==> v1 <==
==> flow/design.v <==
`timescale 1ns / 1ps
module TNS_dec_33(
    input wire clk,
    input wire rst_n,
    input wire [32:0] codein,
    output reg [30 - 1 : 0] dataout
    );
    wire [30 - 1 : 0] dataout_wire;
    assign dataout_wire = (codein[32]*847425747) + (codein[31]*564950498) + (codein[30]*282475249) + 
                    (codein[29]*121060821) + (codein[28]*80707214) + (codein[27]*40353607) + 
                    (codein[26]*17294403) + (codein[25]*11529602) + (codein[24]*5764801) + 
                    (codein[23]*2470629) + (codein[22]*1647086) + (codein[21]*823543) + 
                    (codein[20]*352947) + (codein[19]*235298) + (codein[18]*117649) + (codein[17]*50421) + (codein[16]*33614) + 
                    (codein[15]*16807) + (codein[14]*7203) + (codein[13]*4802) + (codein[12]*2401) + (codein[11]*1029) +
                    (codein[10]*686) + (codein[9]*343) + (codein[8]*147) + (codein[7]*98) + (codein[6]*49) +
                    (codein[5]*21) + (codein[4]*14) + (codein[3]*7) + (codein[2]*3) + (codein[1]*2) +
                    (codein[0]*1);
    always @(posedge clk or negedge rst_n) begin
        if (~rst_n) begin
            dataout <= 0;
        end
        else begin
            dataout <= dataout_wire;
        end
    end
endmodule
==> flow/run.sh <==
#!/bin/bash
# the make line also repeats each setting of config.mk as NAME=value (left out here)
make -C /OpenROAD-flow-scripts/flow DESIGN_CONFIG=/design/flow/config.mk WORK_HOME=/design/flow/orfs CLKGATE_MAP_FILE= finish
==> flow/config.mk <==
export PLATFORM = sky130hd
export DESIGN_NAME = TNS_dec_33
export DESIGN_NICKNAME = TNS_dec_33
export VERILOG_FILES = /design/flow/design.v
export SDC_FILE = /design/flow/constraint.sdc
export NUM_CORES = 4
export LEC_CHECK = 0
export CAP_MARGIN = 15
export CELL_PAD_IN_SITES_DETAIL_PLACEMENT = 2
export CELL_PAD_IN_SITES_GLOBAL_PLACEMENT = 2
export CORE_ASPECT_RATIO = 0.78
export CORE_MARGIN = 2
export CORE_UTILIZATION = 25
export CTS_CLUSTER_SIZE = 18
export GPL_ROUTABILITY_DRIVEN = 0
export HOLD_SLACK_MARGIN = -0.06
export MAX_ROUTING_LAYER = met4
export PLACE_DENSITY_LB_ADDON = 0.12
export SETUP_SLACK_MARGIN = -0.1
export SLEW_MARGIN = 20
==> flow/constraint.sdc <==
create_clock -name core_clock -period 12.0 [get_ports {clk}]
set_input_delay 2.4000 -clock core_clock [delete_from_list [all_inputs] [get_ports {clk}]]
set_output_delay 2.4000 -clock core_clock [all_outputs]
set_load 0.01 [all_outputs]
==> v35: changes against v1 <==
==> flow/config.mk (replaced) <==
export PLATFORM = sky130hd
export DESIGN_NAME = TNS_dec_33
export DESIGN_NICKNAME = TNS_dec_33
export VERILOG_FILES = /design/flow/design.v
export SDC_FILE = /design/flow/constraint.sdc
export NUM_CORES = 4
export LEC_CHECK = 0
export ABC_AREA = 0
export CAP_MARGIN = 20
export CORE_MARGIN = 2
export CORE_UTILIZATION = 70
export SLEW_MARGIN = 20
==> flow/constraint.sdc (replaced) <==
create_clock -name core_clock -period 6.7 [get_ports {clk}]
set_input_delay 1.3400 -clock core_clock [delete_from_list [all_inputs] [get_ports {clk}]]
set_output_delay 1.3400 -clock core_clock [all_outputs]
set_load 0.01 [all_outputs]
==> v28: changes against v1 <==
==> flow/config.mk (replaced) <==
export PLATFORM = sky130hd
export DESIGN_NAME = TNS_dec_33
export DESIGN_NICKNAME = TNS_dec_33
export VERILOG_FILES = /design/flow/design.v
export SDC_FILE = /design/flow/constraint.sdc
export NUM_CORES = 4
export LEC_CHECK = 0
export ABC_AREA = 1
export CAP_MARGIN = 20
export CORE_MARGIN = 2
export CORE_UTILIZATION = 66
export SLEW_MARGIN = 20
==> flow/constraint.sdc (replaced) <==
create_clock -name core_clock -period 7.68 [get_ports {clk}]
set_input_delay 1.5360 -clock core_clock [delete_from_list [all_inputs] [get_ports {clk}]]
set_output_delay 1.5360 -clock core_clock [all_outputs]
set_load 0.01 [all_outputs]
==> results <==
	v1	v35	v28
Non-clock buffer area fraction after layout	5.90%	-	8.45%
Instance tally after logic synthesis	914	914	1,137
Critical setup path kind	in2reg	-	in2reg
Uppermost metal layer occupied by signal nets	met4	-	met4
Wire length on met3	455 um	-	1.44 mm
Number of setup violations in the final report	0	-	0
Seq/total area	6.88%	-	6.50%
Critical-path top delay cell	fa_1	-	fa_1
Post-CTS setup buffer count	0	26	0
Iter 0 DRT Violations	146	-	306
Clock-cell share of area	1.35%	-	1.44%
Number of gates on the worst path with buffers counted	23	-	22
Result of the run	timing/DRC/antenna clean	stopped before the end	timing/DRC/antenna clean
Failing step	-	global routing	-
Endpoint of the most critical setup path	dataout[27]$_DFF_PN0_	-	dataout[27]$_DFF_PN0_


==> inputs of branch quartz <==
RTL: the design.v shown in full above, as it stands there.
make LEC_CHECK=0 CAP_MARGIN=15 CELL_PAD_IN_SITES_GLOBAL_PLACEMENT=2 CORE_ASPECT_RATIO=0.78 CORE_MARGIN=2 CORE_UTILIZATION=32 CTS_CLUSTER_SIZE=18 MAX_ROUTING_LAYER=met4 PLACE_DENSITY_LB_ADDON=0.12 SETUP_SLACK_MARGIN=-0.1 SLEW_MARGIN=20 finish   # period 12.0 ns
run.sh (not shown) runs the stock make flow with config.mk's settings and CLKGATE_MAP_FILE=.
==> branch delta: changes against branch quartz <==
- ABC_AREA: default -> 0
- CAP_MARGIN: 15 -> 20
- CELL_PAD_IN_SITES_GLOBAL_PLACEMENT: 2 -> default
- CORE_ASPECT_RATIO: 0.78 -> default
- CORE_UTILIZATION: 32 -> 70
- CTS_CLUSTER_SIZE: 18 -> default
- MAX_ROUTING_LAYER: met4 -> default
- PLACE_DENSITY_LB_ADDON: 0.12 -> default
- SETUP_SLACK_MARGIN: -0.1 -> default
==> flow/constraint.sdc (replaced) <==
create_clock -name core_clock -period 6.74 [get_ports {clk}]
set_input_delay 1.3480 -clock core_clock [delete_from_list [all_inputs] [get_ports {clk}]]
set_output_delay 1.3480 -clock core_clock [all_outputs]
set_load 0.01 [all_outputs]
==> branch tundra: changes against branch quartz <==
- CAP_MARGIN: 15 -> 20
- CELL_PAD_IN_SITES_GLOBAL_PLACEMENT: 2 -> default
- CORE_ASPECT_RATIO: 0.78 -> default
- CORE_UTILIZATION: 32 -> 64
- CTS_CLUSTER_SIZE: 18 -> default
- MAX_ROUTING_LAYER: met4 -> default
- PLACE_DENSITY_LB_ADDON: 0.12 -> default
- SETUP_SLACK_MARGIN: -0.1 -> 1.78
==> flow/constraint.sdc (replaced) <==
create_clock -name core_clock -period 7.97 [get_ports {clk}]
set_input_delay 1.5940 -clock core_clock [delete_from_list [all_inputs] [get_ports {clk}]]
set_output_delay 1.5940 -clock core_clock [all_outputs]
set_load 0.01 [all_outputs]
==> branch pepper: changes against branch quartz <==
- CAP_MARGIN: 15 -> 20
- CELL_PAD_IN_SITES_GLOBAL_PLACEMENT: 2 -> 3
- CORE_ASPECT_RATIO: 0.78 -> default
- CORE_UTILIZATION: 32 -> 40
- CTS_CLUSTER_DIAMETER: default -> 396
- CTS_CLUSTER_SIZE: 18 -> 43
- MAX_ROUTING_LAYER: met4 -> default
- PLACE_DENSITY_LB_ADDON: 0.12 -> default
- SETUP_SLACK_MARGIN: -0.1 -> default
- SLEW_MARGIN: 20 -> 0
- TNS_END_PERCENT: default -> 5
==> comparison table <==
Core Footprint: branch pepper 23400 sq um; branch quartz 29110 sq um; branch tundra 14530 sq um; branch delta 13240 sq um
Gate Area: branch pepper 7532 sq um; branch quartz 7532 sq um; branch tundra 7916 sq um; branch delta -
Fill cell total of the finished layout: branch pepper 2320; branch quartz 3001; branch tundra 850; branch delta -
Detailed Route WL: branch pepper 22860 microns; branch quartz 22960 microns; branch tundra 24310 microns; branch delta -
Status: branch pepper finished clean; branch quartz finished clean; branch tundra finished clean; branch delta aborted with a tool error
Stage where the flow stopped: branch pepper -; branch quartz -; branch tundra -; branch delta 5_1_grt
Element type at the critical path end: branch pepper register; branch quartz register; branch tundra register; branch delta -
Flop count: branch pepper 30; branch quartz 30; branch tundra 30; branch delta -
Core utilization of the finished layout: branch pepper 45.79%; branch quartz 37.09%; branch tundra 81.08%; branch delta -
Weighted congestion at the end of routability-driven global placement: branch pepper 0.9205; branch quartz 0.8540; branch tundra 0.9805; branch delta 0.9560
Via/cell ratio: branch pepper 4.635; branch quartz 4.336; branch tundra 5.333; branch delta -
Biggest area consumer among cell classes: branch pepper logic gates; branch quartz logic gates; branch tundra logic gates; branch delta -
DIE WIDTH: branch pepper 158.2 microns; branch quartz 199.2 microns; branch tundra 125.9 microns; branch delta 120.5 microns
Area of all placed cells without fillers: branch pepper 10720 sq um; branch quartz 10800 sq um; branch tundra 11780 sq um; branch delta -
Setup WS pre-CTS: branch pepper 2388 ps; branch quartz 2308 ps; branch tundra -354.2 ps; branch delta -1354 ps
Type of the worst setup path: branch pepper in2reg; branch quartz in2reg; branch tundra in2reg; branch delta -


==> run H <==
// TNS_dec_33: RTL as listed in full above, without the edits since
export LEC_CHECK = 0
export CAP_MARGIN = 0
export CORE_MARGIN = 2
export CORE_UTILIZATION = 72
export CTS_CLUSTER_SIZE = 93
export PLACE_DENSITY_LB_ADDON = 0.2
export SETUP_SLACK_MARGIN = 2.28
export SLEW_MARGIN = 20
create_clock -name core_clock -period 7.97 [get_ports {clk}]
==> inputs of run D, as changes to run H <==
==> flow/config.mk (replaced) <==
export PLATFORM = sky130hd
export DESIGN_NAME = TNS_dec_33
export DESIGN_NICKNAME = TNS_dec_33
export VERILOG_FILES = /design/flow/design.v
export SDC_FILE = /design/flow/constraint.sdc
export NUM_CORES = 4
export LEC_CHECK = 0
export ABC_AREA = 0
export CAP_MARGIN = 20
export CORE_MARGIN = 2
export CORE_UTILIZATION = 40
export CTS_CLUSTER_SIZE = 10
export SLEW_MARGIN = 20
export TNS_END_PERCENT = 10
==> flow/constraint.sdc (replaced) <==
create_clock -name core_clock -period 12.0 [get_ports {clk}]
set_input_delay 2.4000 -clock core_clock [delete_from_list [all_inputs] [get_ports {clk}]]
set_output_delay 2.4000 -clock core_clock [all_outputs]
set_load 0.01 [all_outputs]
==> inputs of run R, as changes to run H <==
==> flow/config.mk (replaced) <==
export PLATFORM = sky130hd
export DESIGN_NAME = TNS_dec_33
export DESIGN_NICKNAME = TNS_dec_33
export VERILOG_FILES = /design/flow/design.v
export SDC_FILE = /design/flow/constraint.sdc
export NUM_CORES = 4
export LEC_CHECK = 0
export ABC_AREA = 1
export CAP_MARGIN = 20
export CORE_MARGIN = 2
export CORE_UTILIZATION = 25
export SLEW_MARGIN = 20
==> flow/constraint.sdc (replaced) <==
create_clock -name core_clock -period 8.8 [get_ports {clk}]
set_input_delay 1.7600 -clock core_clock [delete_from_list [all_inputs] [get_ports {clk}]]
set_output_delay 1.7600 -clock core_clock [all_outputs]
set_load 0.01 [all_outputs]
==> notes <==
Run H finished with setup timing left. Run R completed with no timing, DRC or antenna violations. Run D finished clean.
The highest via count belongs to run H, the lowest to run D.
Against run R, the core utilization of run D is higher by 17 points.
First-iteration DRC count: run H > run R > run D.
Against run D, the non-clock buffer count of run R is higher by 6.
The lowest wire length belongs to run D, the highest to run H.
Cell area, lowest first: run D, run R, run H.
Sequential share of layout area, highest first: run D, run R, run H.
Against run H, the count of clock-buffer cells in the layout of run D is higher by 2.
Worst setup slack: run D > run R > run H.
==> figures <==
Status: run R timing/DRC/antenna clean; run H complete, but fails checks; run D timing/DRC/antenna clean
Reasons for failing layout checks: run R -; run H setup timing; run D -
Die extent in x: run R 206 µm; run H 119 µm; run D 158 µm
Non-CTS buffers: run R 72; run H 178; run D 66
Floorplan row count: run R 73; run H 41; run D 56
Signal inverters: run R 406; run H 326; run D 326
Met2 Routed Length: run R 12600 µm; run H 16300 µm; run D 10300 µm
Final critical-path share of the clock period: run R 90.9%; run H 102%; run D 77.0%
Netlist area before placement: run R 0.0102 mm²; run H 0.00951 mm²; run D 0.00951 mm²
Met3 wire length: run R 991 µm; run H 6100 µm; run D 981 µm
Placed instance area: run R 0.0115 mm²; run H 0.0111 mm²; run D 0.0106 mm²
PnR worst setup slack: run R 0.804 ns; run H -0.146 ns; run D 2.76 ns
Number of failing setup endpoints in the final timing report: run R 0; run H 5; run D 0
Routing usage on met1: run R 17.0%; run H 47.8%; run D 24.8%
Unique masters post-synth: run R 22; run H 42; run D 42
Fraction of area in registers: run R 6.44%; run H 6.30%; run D 7.01%
Biggest fanout along the worst timing path: run R 6; run H 2; run D 9
Crit-path max cell delay: run R 0.76 ns; run H 0.62 ns; run D 0.79 ns
